onyx:
## top
module top(input clk, rst_raw, up, left, right, down, 
           input [15:0]switches, output dp,a,b,c,d,e,f,g, output [3:0]anode,
           output load_done, output reg fsm_done);
Size in the first run: ~1400 cells after synthesis, about 230 flip-flops, about 36 I/O pins, ~11000 um2 of cells after synthesis.
make LEC_CHECK=0 ABC_AREA=1 CAP_MARGIN=25 CORE_ASPECT_RATIO=1.42 CORE_MARGIN=2 CORE_UTILIZATION=50 CTS_CLUSTER_DIAMETER=221 GPL_ROUTABILITY_DRIVEN=0 HOLD_SLACK_MARGIN=0.15 MAX_ROUTING_LAYER=met4 MIN_ROUTING_LAYER=met2 PLACE_DENSITY_LB_ADDON=0.16 SETUP_SLACK_MARGIN=1.44 SLEW_MARGIN=40 finish   # period 7.52 ns
run.sh (not shown) runs the stock make flow with config.mk's settings and CLKGATE_MAP_FILE=.
The final layout from onyx, which completed every stage, passed the timing, design-rule and antenna checks at the end of the flow.
[inputs] sierra vs onyx
- CAP_MARGIN changed from 25 to 20
- CTS_CLUSTER_SIZE newly set to 14
- MAX_ROUTING_LAYER removed (was met4)
- MIN_ROUTING_LAYER changed from met2 to met1
- ABC_AREA removed (was 1)
- CORE_UTILIZATION changed from 50 to 72
- HOLD_SLACK_MARGIN removed (was 0.15)
- CTS_CLUSTER_DIAMETER changed from 221 to 224
- SETUP_SLACK_MARGIN removed (was 1.44)
- CORE_ASPECT_RATIO removed (was 1.42)
- the clock period (ns, I/O delays scaled along) changed from 7.52 to 3.05
--- outcome ---
Area fraction in and, or, nand and nor cells after synthesis: sierra vs onyx down 5.6 points. [compare] base=onyx new=sierra: sequential power rose by 150%, detailed-route wire length per cell rose by about 20%, overall power rose by about 140%.
Edits applied to the flow inputs when going from sierra to pepper:
- setting MAX_ROUTING_LAYER to met4 for the first time
- changing GPL_ROUTABILITY_DRIVEN from 0 to 1
- setting ABC_AREA to 1 for the first time
- setting SETUP_SLACK_MARGIN to 0.62 for the first time
- changing the clock period (ns, I/O delays scaled along) from 3.05 to 2.39
- The log for pepper ends in global routing (5_1_grt) with error GRT-0232, so the run never completed.
- Between sierra and pepper, the flow reports row count decreasing by a few percent.
- Looking only at initial cell density of the core, and setting everything else aside, the higher value of pepper and sierra goes to pepper.
- The higher synthesized area of pepper and sierra is in sierra.
- Synthesized area per cell (sierra / pepper): 1.18
- Diff sierra -> pepper: share of synthesized area spent on multiplexers -6.3 points, sequential element share of the synthesized area increased 1.1 points.
## Diff of input files: willow against pepper
- clearing GPL_ROUTABILITY_DRIVEN, which used to be 1
- swapping 14 for 15 in CTS_CLUSTER_SIZE
- swapping 0.62 for 0.36 in SETUP_SLACK_MARGIN
- clearing CTS_CLUSTER_DIAMETER, which used to be 224
- clearing MIN_ROUTING_LAYER, which used to be met1
- clearing MAX_ROUTING_LAYER, which used to be met4
- swapping 40 for 20 in SLEW_MARGIN
- swapping 2.39 for 2.55 in the clock period (ns, I/O delays scaled along)
==> results <==
willow reached the end of the flow, and the finished layout is clean on the timing, design-rule and antenna checks.
pepper: GRT-0232 in global routing (5_1_grt) -> run aborted
Reported for pepper and willow, compound-gate portion of the synthesized area turned out identical to the last digit.
willow vs pepper: CTS buffer count up by more than 10%
Diff pepper -> willow: number of setup buffers added after CTS shrank by 19; number of enable flip-flop cells held steady.
| post-detailed-placement half-perimeter wirelength | lower: willow |
What harbor does differently from willow at the input level:
- CORE_UTILIZATION changed from 72 to 40
- ABC_AREA removed (was 1)
- CTS_CLUSTER_SIZE removed (was 15)
- PLACE_DENSITY_LB_ADDON removed (was 0.16)
- SETUP_SLACK_MARGIN removed (was 0.36)
- the clock period (ns, I/O delays scaled along) changed from 2.55 to 4.25
--- outcome ---
- Going from willow to harbor, area after synthesis grows by about 2.3%.
- Lower critical path depth goes to willow over harbor.
- Non-clock buffer count: harbor vs willow down 33
- Changes observed in harbor relative to willow: relative contribution of combinational cells to total power down 4.5 points, chip area from the yosys synthesis statistics rose 260 um2, sum of routed wire segments on met1 moved up, insertion delay of the later-clocked pin in the worst-skew pair closely matched the old numbers, sequential power fell by 39%.
- willow -> harbor: sequential share of layout area flat
Power is estimated from default activity; no workload was simulated.
